## try-onyx
## main
module main(clk, rst, ena, state_0, cells);
parameter N = 16;  
parameter M = N + 2;  
input wire clk;
input wire rst;
input wire ena;
input wire [N*N-1:0] state_0;
output logic [N*N-1:0] cells;
wire [M*M-1:0] bordered_cells_q;  
wire [M*M-1:0] bordered_cells_d;
logic [M*M-1:0] bordered_cells_0;  
function int cell_index(int i, int j);
  cell_index = M*j + i;
endfunction
generate
  genvar i;
  genvar j;
  for (i = 0; i < M; i = i + 1) begin : cells_x
    for (j = 0; j < M; j = j + 1) begin : cells_y
      if ( (i > 0) && (i < (M-1)) && (j > 0) && (j < (M-1)) ) begin
        assign bordered_cells_0[cell_index(i, j)] = state_0[N*(j-1) + (i-1)];
        conway_cell CELL(
          .clk(clk), .rst(rst), .ena(ena),
          .neighbors({
            bordered_cells_q[cell_index(i-1, j-1)],
            bordered_cells_q[cell_index(i-1, j  )],
            bordered_cells_q[cell_index(i-1, j+1)],
            bordered_cells_q[cell_index(i  , j+1)],
            bordered_cells_q[cell_index(i+1, j+1)],
            bordered_cells_q[cell_index(i+1, j  )],
            bordered_cells_q[cell_index(i+1, j-1)],
            bordered_cells_q[cell_index(i  , j-1)]
          }),
          .state_0(bordered_cells_0[cell_index(i, j)]),
          .state_d(bordered_cells_d[cell_index(i, j)]),
          .state_q(bordered_cells_q[cell_index(i, j)])
        );
      end else begin  
        assign bordered_cells_0[cell_index(i,j)] = 1'b0;
        assign bordered_cells_q[cell_index(i,j)] = bordered_cells_0[cell_index(i,j)];
        assign bordered_cells_d[cell_index(i,j)] = 0;
      end
    end
  end
  for (i = 0; i < N; i = i + 1) begin : unborder
    always_comb begin
        cells[N*(i+1)-1:N*i] = bordered_cells_q[M*(i+2)-2:M*(i+1)+1];
    end
  end
endgenerate
endmodule
Size: roughly 260 flip-flops, ~520 I/O pins, about 0.050 mm2 of cells after synthesis.
clock: 3.24 ns
lec_check: 0
cap_margin: 30
core_margin: 2
core_utilization: 68
cts_cluster_diameter: 28
cts_cluster_size: 34
max_routing_layer: met4
min_routing_layer: met1
slew_margin: 20
run.sh (not shown) runs the stock make flow with config.mk's settings and CLKGATE_MAP_FILE=.
try-onyx never completed; the flow aborted with a tool error in global routing (5_1_grt).
## Diff of input files: try-amber against try-onyx
Settings: CTS_CLUSTER_DIAMETER no longer set, was 28; PLACE_DENSITY now 0.6, previously not set; MAX_ROUTING_LAYER no longer set, was met4; CORE_UTILIZATION now 45, was 68; CTS_CLUSTER_SIZE no longer set, was 34; CAP_MARGIN now 20, was 30; MIN_ROUTING_LAYER no longer set, was met1; the clock period (ns, I/O delays scaled along) now 3.66, was 3.24.
==> results <==
- try-amber: no failed stages, no open violations at the end
- Reported for try-onyx and try-amber, fraction of the mapped netlist area in compound gates turned out identical to the last digit.
- NOTE: worst slack at placement in try-amber exceeds that of try-onyx
- In try-amber, the cell area reported after detailed placement came out 0.0018 mm2 below the value in try-onyx.
- Of try-onyx and try-amber, try-amber shows the higher number of cells in the design after placement, with try-onyx below it.
- Compared try-onyx against try-amber; post-synthesis sequential element count within noise.
- Comparing try-amber against try-onyx, there is no change at all in fraction of registers with async set/reset.
- Diff try-onyx and try-amber: die area lower in try-onyx
- Compared with try-onyx, number of CTS-inserted buffers in try-amber decreased by more than half.
- Cmp try-onyx and try-amber / number of levels in the clock H-tree / higher: try-onyx
- Looking only at fraction of the core area occupied by cells at floorplan, and setting everything else aside, the lower value of try-onyx and try-amber goes to try-amber.
For try-pepper, these inputs were changed with respect to try-amber:
Settings: setting MAX_ROUTING_LAYER to met4 for the first time; changing CORE_UTILIZATION from 45 to 68; changing the clock period (ns, I/O delays scaled along) from 3.66 to 3.22.
### Flow results
The flow ran to completion for all of try-amber and try-pepper but try-pepper, which stopped partway. Tool error ODB-0269 stopped try-pepper during global routing (5_1_grt); no final results. Diff try-amber -> try-pepper | core utilization before placement | increase of 23 points. Summary of try-pepper over try-amber: total number of placement rows shrank by 23; full die area now sits lower; placed wire-length estimate -about 1.2%; standard cell area after detailed placement +3.3%; setup slack after placement went down by 280 ps.
Modified inputs, try-indigo compared to try-pepper
Settings: CORE_UTILIZATION: 68 -> 52; MAX_ROUTING_LAYER: met4 -> unset; the clock period (ns, I/O delays scaled along): 3.22 -> 6.99.
## What came out
Compared with try-pepper, in try-indigo area of the core region has increased, number of placement rows rose by 14%, I/O pin count saw little to no change, mean instance size in the synthesized netlist neither gained nor lost much, die outline area up 0.023 mm2. In summary, try-indigo completed successfully, with a layout that passed the timing, DRC and antenna checks.
## Diff of input files: try-tundra against try-indigo
Settings: changing SLEW_MARGIN from 20 to 35; changing CORE_UTILIZATION from 52 to 63; setting MAX_ROUTING_LAYER to met4 for the first time; changing the clock period (ns, I/O delays scaled along) from 6.99 to 3.1.
## What came out
| try-tundra | all stages done | FAIL | negative setup slack |
try-indigo | status: complete | timing, DRC, antenna: pass
| post-route standard cell area excluding fillers | higher: try-tundra |
Count of clock-buffer cells in the layout grows by a few percent when moving from try-indigo to try-tundra.
Wire: try-tundra routes more than try-indigo

## run A
The RTL this note starts from:
==> flow/design.v <==
`timescale 1ns/1ps
`default_nettype none
module adder_1(a, b, c_in, sum, c_out);
input wire a, b, c_in;
output logic sum, c_out;
logic sum0;
logic sum1;
logic carry0;
logic carry1;
always_comb begin
  sum0 = a ^ b;
  sum = sum0 ^ c_in;
  carry0 = a & b;
  carry1 = sum0 & c_in;
  c_out = carry1 | carry0; 
end
endmodule
`timescale 1ns/1ps
`default_nettype none
module eight_input_adder(neighbors, sum);
input  wire [7:0] neighbors;
output logic [3:0] sum;
logic s1, c1, s2, c2, s3, c3, c4, s4, c5, c6;
adder_1 FA1 (.a(neighbors[0]), .b(neighbors[1]), .c_in(neighbors[2]), .sum(s1), .c_out(c1));
adder_1 FA2 (.a(neighbors[3]), .b(neighbors[4]), .c_in(neighbors[5]), .sum(s2), .c_out(c2));
adder_1 FA3 (.a(s1), .b(s2), .c_in(neighbors[6]), .sum(s3), .c_out(c3));
adder_1 HA1 (.a(s3), .b(neighbors[7]), .c_in(1'b0), .sum(sum[0]), .c_out(c4));
adder_1 FA4 (.a(c1), .b(c2), .c_in(c3), .sum(s4), .c_out(c5));
adder_1 HA2 (.a(s4), .b(c4), .c_in(1'b0), .sum(sum[1]), .c_out(c6));
adder_1 HA3 (.a(c5), .b(c6), .c_in(1'b0), .sum(sum[2]), .c_out(sum[3]));
endmodule
module equality_comparator(a, b, out);
input wire [3:0] a;
input wire [3:0] b;
output logic out;
logic [3:0] xor_out;
always_comb begin
    xor_out = a ^ b;
    out = ~xor_out[0] & ~xor_out[1] & ~xor_out[2] & ~xor_out[3];
end
endmodule
`default_nettype none
`timescale 1ns/1ps
module conway_cell(clk, rst, ena, state_0, state_d, state_q, neighbors);
input wire clk;
input wire rst;
input wire ena;
input wire state_0;
output logic state_d;
output logic state_q;
input wire [7:0] neighbors;
logic [3:0] sum;
eight_input_adder eight_input_adder_inst (.neighbors(neighbors), .sum(sum));
logic three_neighbors;
logic two_neighbors;
logic two_or_three_neighbors;
equality_comparator two_neighbors_comparator (.a(sum), .b(4'b0010), .out(two_neighbors));
equality_comparator three_neighbors_comparator (.a(sum), .b(4'b0011), .out(three_neighbors));
always_comb begin
	two_or_three_neighbors = three_neighbors | two_neighbors;
	state_d = (~ state_q & three_neighbors) | (state_q & two_or_three_neighbors);
end
always_ff @(posedge clk) begin : delay
	state_q <= rst ? state_0 : (ena ? state_d : state_q);
end 
endmodule
`default_nettype none  
module main(clk, rst, ena, state_0, cells);
parameter N = 16;  
parameter M = N + 2;  
input wire clk;
input wire rst;
input wire ena;
input wire [N*N-1:0] state_0;
output logic [N*N-1:0] cells;
wire [M*M-1:0] bordered_cells_q;  
wire [M*M-1:0] bordered_cells_d;
logic [M*M-1:0] bordered_cells_0;  
function int cell_index(int i, int j);
  cell_index = M*j + i;
endfunction
generate
  genvar i;
  genvar j;
  for (i = 0; i < M; i = i + 1) begin : cells_x
    for (j = 0; j < M; j = j + 1) begin : cells_y
      if ( (i > 0) && (i < (M-1)) && (j > 0) && (j < (M-1)) ) begin
        assign bordered_cells_0[cell_index(i, j)] = state_0[N*(j-1) + (i-1)];
        conway_cell CELL(
          .clk(clk), .rst(rst), .ena(ena),
          .neighbors({
            bordered_cells_q[cell_index(i-1, j-1)],
            bordered_cells_q[cell_index(i-1, j  )],
            bordered_cells_q[cell_index(i-1, j+1)],
            bordered_cells_q[cell_index(i  , j+1)],
            bordered_cells_q[cell_index(i+1, j+1)],
            bordered_cells_q[cell_index(i+1, j  )],
            bordered_cells_q[cell_index(i+1, j-1)],
            bordered_cells_q[cell_index(i  , j-1)]
          }),
          .state_0(bordered_cells_0[cell_index(i, j)]),
          .state_d(bordered_cells_d[cell_index(i, j)]),
          .state_q(bordered_cells_q[cell_index(i, j)])
        );
      end else begin  
        assign bordered_cells_0[cell_index(i,j)] = 1'b0;
        assign bordered_cells_q[cell_index(i,j)] = bordered_cells_0[cell_index(i,j)];
        assign bordered_cells_d[cell_index(i,j)] = 0;
      end
    end
  end
  for (i = 0; i < N; i = i + 1) begin : unborder
    always_comb begin
        cells[N*(i+1)-1:N*i] = bordered_cells_q[M*(i+2)-2:M*(i+1)+1];
    end
  end
endgenerate
endmodule
`default_nettype wire  
==> flow/config.mk <==
export PLATFORM = sky130hd
export DESIGN_NAME = main
export DESIGN_NICKNAME = main
export VERILOG_FILES = /design/flow/design.v
export SDC_FILE = /design/flow/constraint.sdc
export NUM_CORES = 4
export LEC_CHECK = 0
export ABC_AREA = 1
export CAP_MARGIN = 20
export CELL_PAD_IN_SITES_DETAIL_PLACEMENT = 1
export CELL_PAD_IN_SITES_GLOBAL_PLACEMENT = 1
export CORE_MARGIN = 9
export CORE_UTILIZATION = 72
export MIN_ROUTING_LAYER = met2
export SETUP_SLACK_MARGIN = 0.71
export SLEW_MARGIN = 20
==> flow/constraint.sdc <==
create_clock -name core_clock -period 3.03 [get_ports {clk}]
set_input_delay 0.6060 -clock core_clock [delete_from_list [all_inputs] [get_ports {clk}]]
set_output_delay 0.6060 -clock core_clock [all_outputs]
set_load 0.01 [all_outputs]
For run A, the flow was terminated by a tool error in global placement (3_3_place_gp) and produced no final design.
The following lists how run B was set up differently from run A:
Settings: removing MIN_ROUTING_LAYER (formerly met2); removing CELL_PAD_IN_SITES_GLOBAL_PLACEMENT (formerly 1); removing ABC_AREA (formerly 1); changing SETUP_SLACK_MARGIN from 0.71 to 0.53; changing CORE_MARGIN from 9 to 2; removing CELL_PAD_IN_SITES_DETAIL_PLACEMENT (formerly 1); setting PLACE_DENSITY_LB_ADDON to 0.0 for the first time; changing the clock period (ns, I/O delays scaled along) from 3.03 to 3.96.
Findings:
Run B reached the final stage; the timing, DRC and antenna checks on its layout passed.
From run A to run B the numbers moved as follows: total standard cell area after synthesis dropped 4.2%; starting density of the core closely matched the old numbers; synthesized cell count went down about 16%.
Inputs modified between run B and run C:
Settings: an added PLACE_DENSITY of 0.6; a deleted SETUP_SLACK_MARGIN that had been 0.53; an added CTS_CLUSTER_DIAMETER of 400; a deleted PLACE_DENSITY_LB_ADDON that had been 0.0; an added CTS_CLUSTER_SIZE of 100; a change of the clock period (ns, I/O delays scaled along) from 3.96 to 2.28.
==> results <==
- Run C failed in global routing (5_1_grt) with GRT-0232.
- Run C ended with less worst setup slack before clock tree synthesis than run B.
- Post-synthesis cell count from yosys came out exactly the same in run B and run C.
- Diff run B and run C: HPWL after detailed placement lower in run B
Setup changes, run C to run D
Settings: PLACE_DENSITY: 0.6 -> unset; CTS_CLUSTER_DIAMETER: 400 -> unset; CTS_CLUSTER_SIZE: 100 -> unset; PLACE_DENSITY_LB_ADDON: unset -> 0.0; SETUP_SLACK_MARGIN: unset -> 0.35; the clock period (ns, I/O delays scaled along): 2.28 -> 3.96.
Out of run C and run D, the only run to close with the timing, DRC and antenna checks passing was run D. Run C never completed, since it errored out during global routing (5_1_grt). Run D ends up with a detailed placer's ending HPWL that is about 9% lower than in run C. Diff run C -> run D: x dimension of the die held steady, standard cell area after detailed placement shrank by 9.5%, number of buffers created by CTS grew by 33, cell count after placement shrank by 632. Against run C, run D reports a depth of the CTS H-tree that is higher.
